build 13:
// AHB2CAN_top
module AHB2CAN_top
(
	input logic HCLK, HRESETn, HWRITE, HSEL,
	input logic [31:0] HADDR, HWDATA,
	input logic [1:0] HTRANS,
	input logic [2:0] HBURST, HSIZE,
	output logic [31:0] HRDATA,
	output logic HRESP, HREADYOUT,
	input logic rx_data,
	output logic tx_data
);
For scale: about 6700 cells after synthesis, ~750 flip-flops.
Settings: LEC_CHECK=0, ABC_AREA=1, CAP_MARGIN=20, CELL_PAD_IN_SITES_GLOBAL_PLACEMENT=3, CORE_MARGIN=9, CORE_UTILIZATION=40, CTS_CLUSTER_SIZE=31, GPL_TIMING_DRIVEN=0, MIN_ROUTING_LAYER=met1, SLEW_MARGIN=5, TNS_END_PERCENT=50; clock period 10.0 ns.
run.sh (not shown) runs the stock make flow with config.mk's settings and CLKGATE_MAP_FILE=.
The log for build 13 ends in global placement without I/O with error GPL-0301, so the run never completed.
Input changes introduced in build 98 (baseline for comparison: build 13):
- a deleted CELL_PAD_IN_SITES_GLOBAL_PLACEMENT that had been 3
- a deleted GPL_TIMING_DRIVEN that had been 0
- a change of SLEW_MARGIN from 5 to 20
- a change of CORE_UTILIZATION from 40 to 61
- a change of CORE_MARGIN from 9 to 2
- a deleted CTS_CLUSTER_SIZE that had been 31
- a deleted TNS_END_PERCENT that had been 50
- a deleted ABC_AREA that had been 1
- a deleted MIN_ROUTING_LAYER that had been met1
- a change of the clock period (ns, I/O delays scaled along) from 10.0 to 4.94
Findings:
Build 98 completed; timing, DRC and antenna clean. Build 13 has lower register area share after synthesis than build 98. X dimension of the die on build 98 is down relative to build 13. Build 98 ended up with a lower post-synthesis simple-gate area fraction than build 13 did. The number of cells in the yosys synthesis report number comes out lower for build 98 vs build 13. Compared to build 13, build 98 has die area 55% lower. Looking only at area fraction in compound gates, and setting everything else aside, the higher value of build 13 and build 98 goes to build 98. Re count of unique library cells instantiated by Yosys: build 98 is 23 up on build 13. Compared with build 13, build 98 shows a lower number of nets produced by synthesis. Build 98 gives less synthesized cell count than build 13 did.
Here is what was changed in the inputs of build 32 compared with build 98.
- an added CTS_CLUSTER_SIZE of 14
- an added PLACE_DENSITY_LB_ADDON of 0.29
- an added CTS_CLUSTER_DIAMETER of 100
- a change of CORE_UTILIZATION from 61 to 72
- an added SETUP_SLACK_MARGIN of 0.69
[summary]
Complete run, failing final checks: build 32, reason negative setup slack.
When the final numbers for build 98 and build 32 were put side by side, the part of the power in combinational logic turned out to be greater in build 32.
For the setup slack, build 32 came in 0.16 ns lower than build 98 did.
Build 32 against build 98: clock network fraction of design power fell by 6.7 points; routed wire length grew by 3.4%; global-route met2 utilization saw an increase.
In the metrics for build 98 and build 32, the one carrying the higher final cell area excluding filler cells is build 98.
Build 32 ended with more final count of negative-setup-slack endpoints than build 98.
Input-level comparison between build 63 and build 32:
- SETUP_SLACK_MARGIN: 0.69 -> unset
- CTS_CLUSTER_SIZE: 14 -> unset
- PLACE_DENSITY: unset -> 0.39
- CTS_CLUSTER_DIAMETER: 100 -> unset
- PLACE_DENSITY_LB_ADDON: 0.29 -> unset
[summary]
- Across build 32 and build 63, a clean result was obtained everywhere but in build 32.
- Although it ran to completion, build 32 produced a layout that fails the final checks because of negative setup slack.
- Of build 63 and build 32, the higher routed wirelength normalized by instance count belongs to build 32.
- Build 63 vs build 32: area added between synthesis and finish up in build 63
- Going from build 32 to build 63, detailed-route via count shrank by a few percent.
- Build 63 — part of the power in combinational logic 0.2 points lower, build 32 as reference
- Build 63 vs build 32: maximum vdd drop down in build 63
- Build 63 has initial antenna violation count above what build 32 had.
- Going from build 32 to build 63, count of multi-input gates held, overall routing resource usage went down 1.1 points, least setup slack across all paths after layout went up 0.14 ns.
- Build 63 vs build 32 — number of vias per cell dropped by a few percent

---

Starting RTL as in the previous note.
Design AHB2CAN_top, start of the top module:
module AHB2CAN_top
(
	input logic HCLK, HRESETn, HWRITE, HSEL,
	input logic [31:0] HADDR, HWDATA,
	input logic [1:0] HTRANS,
	input logic [2:0] HBURST, HSIZE,
	output logic [31:0] HRDATA,
	output logic HRESP, HREADYOUT,
	input logic rx_data,
	output logic tx_data
);
reg [31:0] sensor_data;
reg [15:0] address, command_data;
reg slave_wait, renable, wenable;
reg [2:0] data_size, burst_size;
reg sensor_fifo_full, sensor_fifo_empty, sensor_read, sensor_write, command_fifo_full, command_fifo_empty, command_read, command_write;
reg [31:0] command_rdata, sensor_rdata, command_wdata, sensor_wdata;
reg read_fifo, write_fifo;
reg [31:0] CAN_rx_data, CAN_tx_data;
AHB_Slave AHBS (.HCLK(HCLK), 
		.HRESETn(HRESETn), 
		.HWRITE(HWRITE),
		.HSEL(HSEL),
		.HADDR(HADDR),
		.HWDATA(HWDATA),
		.HTRANS(HTRANS),
		.HBURST(HBURST),
		.HSIZE(HSIZE),
		.HRDATA(HRDATA),
		.HRESP(HRESP),
		.HREADYOUT(HREADYOUT),
		.sensor_data(sensor_data),
		.address(address),
		.command_data(command_data),
		.slave_wait(slave_wait),
		.renable(renable),
		.wenable(wenable),
		.data_size(data_size),
		.burst_size(burst_size)
);
Control_Unit CU(.clk(HCLK),
		.n_rst(HRESETn),
		.command_data(command_data),
		.address(address),
		.renable(renable),
		.wenable(wenable),
		.data_size(data_size),
		.burst_size(burst_size),
		.sensor_data(sensor_data),
		.slave_wait(slave_wait),
		.sensor_fifo_full(sensor_fifo_full),
		.sensor_fifo_empty(sensor_fifo_empty),
		.command_fifo_full(command_fifo_full),
		.command_fifo_empty(command_fifo_empty),
		.sensor_read(sensor_read),
		.sensor_write(sensor_write),
		.command_read(command_read),
		.command_write(command_write),
		.command_rdata(command_rdata),
  ...
==> flow/config.mk <==
export PLATFORM = sky130hd
export DESIGN_NAME = AHB2CAN_top
export DESIGN_NICKNAME = AHB2CAN_top
export VERILOG_FILES = /design/flow/design.v
export SDC_FILE = /design/flow/constraint.sdc
export NUM_CORES = 4
export LEC_CHECK = 0
export CAP_MARGIN = 10
export CORE_ASPECT_RATIO = 1.86
export CORE_MARGIN = 2
export CORE_UTILIZATION = 38
export CTS_CLUSTER_SIZE = 66
export MAX_ROUTING_LAYER = met5
export MIN_ROUTING_LAYER = met1
export PLACE_DENSITY_LB_ADDON = 0.11
export SETUP_SLACK_MARGIN = 1.17
export SLEW_MARGIN = 20
==> flow/constraint.sdc <==
create_clock -name core_clock -period 8.5 [get_ports {HCLK}]
set_input_delay 1.7000 -clock core_clock [delete_from_list [all_inputs] [get_ports {HCLK}]]
set_output_delay 1.7000 -clock core_clock [all_outputs]
set_load 0.01 [all_outputs]
Next try:
Settings changed: CAP_MARGIN 10 to 20, CORE_ASPECT_RATIO 1.86 to not set, CORE_UTILIZATION 38 to 40, CTS_CLUSTER_SIZE 66 to not set, MAX_ROUTING_LAYER met5 to not set, MIN_ROUTING_LAYER met1 to not set, PLACE_DENSITY_LB_ADDON 0.11 to not set, SETUP_SLACK_MARGIN 1.17 to not set.
Clock period 8.5 ns to 5.11 ns, I/O delays scaled along.
- The new run went through all stages and came out clean
- routed wire length came out lower by a little under a tenth
- critical path depth went down by 1
- via count is higher slightly
- die area went down by a few percent
Next try:
Settings changed: CORE_UTILIZATION 40 to 61.
Clock period 5.11 ns to 4.95 ns, I/O delays scaled along.
Effect: Via count stays flat; synthesized cell count is unchanged; combinational power is about the same; count of clock-buffer cells in the layout came out higher by 6; worst setup slack is worse by 0.025 ns; total power rose slightly.
Next try:
Settings changed: CORE_UTILIZATION 61 to 72, SETUP_SLACK_MARGIN set to 0.46.
Clock period 4.95 ns to 1.72 ns, I/O delays scaled along.
Effect: With this change the flow aborted during global routing with GRT-0232; synthesized area does not change; die area went down by about a fifth; synthesized cell count is unchanged.

---

Starting RTL as in the previous note.
==> flow/config.mk <==
export PLATFORM = sky130hd
export DESIGN_NAME = AHB2CAN_top
export DESIGN_NICKNAME = AHB2CAN_top
export VERILOG_FILES = /design/flow/design.v
export SDC_FILE = /design/flow/constraint.sdc
export NUM_CORES = 4
export LEC_CHECK = 0
export ABC_AREA = 0
export CAP_MARGIN = 20
export CELL_PAD_IN_SITES_GLOBAL_PLACEMENT = 1
export CORE_MARGIN = 9
export CORE_UTILIZATION = 31
export CTS_CLUSTER_DIAMETER = 257
export CTS_CLUSTER_SIZE = 27
export HOLD_SLACK_MARGIN = 0.28
export MAX_ROUTING_LAYER = met5
export SLEW_MARGIN = 25
==> flow/constraint.sdc <==
create_clock -name core_clock -period 10.0 [get_ports {HCLK}]
set_input_delay 2.0000 -clock core_clock [delete_from_list [all_inputs] [get_ports {HCLK}]]
set_output_delay 2.0000 -clock core_clock [all_outputs]
set_load 0.01 [all_outputs]
The first run passed the timing, DRC and antenna checks.
Rerun with:
--- a/flow/config.mk
+++ b/flow/config.mk
@@ -8 +7,0 @@
-export ABC_AREA = 0
@@ -12 +11 @@
-export CORE_UTILIZATION = 31
+export CORE_UTILIZATION = 48
@@ -14 +13 @@
-export CTS_CLUSTER_SIZE = 27
+export CTS_CLUSTER_SIZE = 30
@@ -16 +15 @@
-export MAX_ROUTING_LAYER = met5
+export MAX_ROUTING_LAYER = met4
Total power shrinks by about 0.7%.
Worst hold slack improves by 8.6 ps.
Design area shrinks by 1.6%.
Synthesized cell count does not change.
Setup slack improves by 270 ps.
Sequential power hardly moves.
Core utilization grows by 18 points.

---

the previous run:
Starting RTL as in the previous note.
clock: 9.89 ns
lec_check: 0
cap_margin: 20
cell_pad_in_sites_detail_placement: 1
cell_pad_in_sites_global_placement: 1
core_margin: 2
core_utilization: 50
cts_cluster_size: 29
max_routing_layer: met4
place_density_lb_addon: 0.14
slew_margin: 20
Input-level comparison between the current run and the previous run:
Settings: removing MAX_ROUTING_LAYER (formerly met4); removing CELL_PAD_IN_SITES_GLOBAL_PLACEMENT (formerly 1); changing CORE_UTILIZATION from 50 to 10; removing PLACE_DENSITY_LB_ADDON (formerly 0.14); removing CTS_CLUSTER_SIZE (formerly 29); removing CELL_PAD_IN_SITES_DETAIL_PLACEMENT (formerly 1); changing the clock period (ns, I/O delays scaled along) from 9.89 to 15.3.
Notes after the runs:
The current run -> the previous run: clock network fraction of design power flat
The current run and the previous run ended up with nearly the same area occupied by multi-input gates.
After detailed routing, the previous run needs more wire than the current run.
From the previous run to the current run the numbers moved as follows: total non-filler cell area in the finished layout climbed 0.0040 mm2; non-clock buffer count dropped about 5%; cell count of the worst reg-to-reg path dropped 2.
Power and IR drop assume default switching activity.
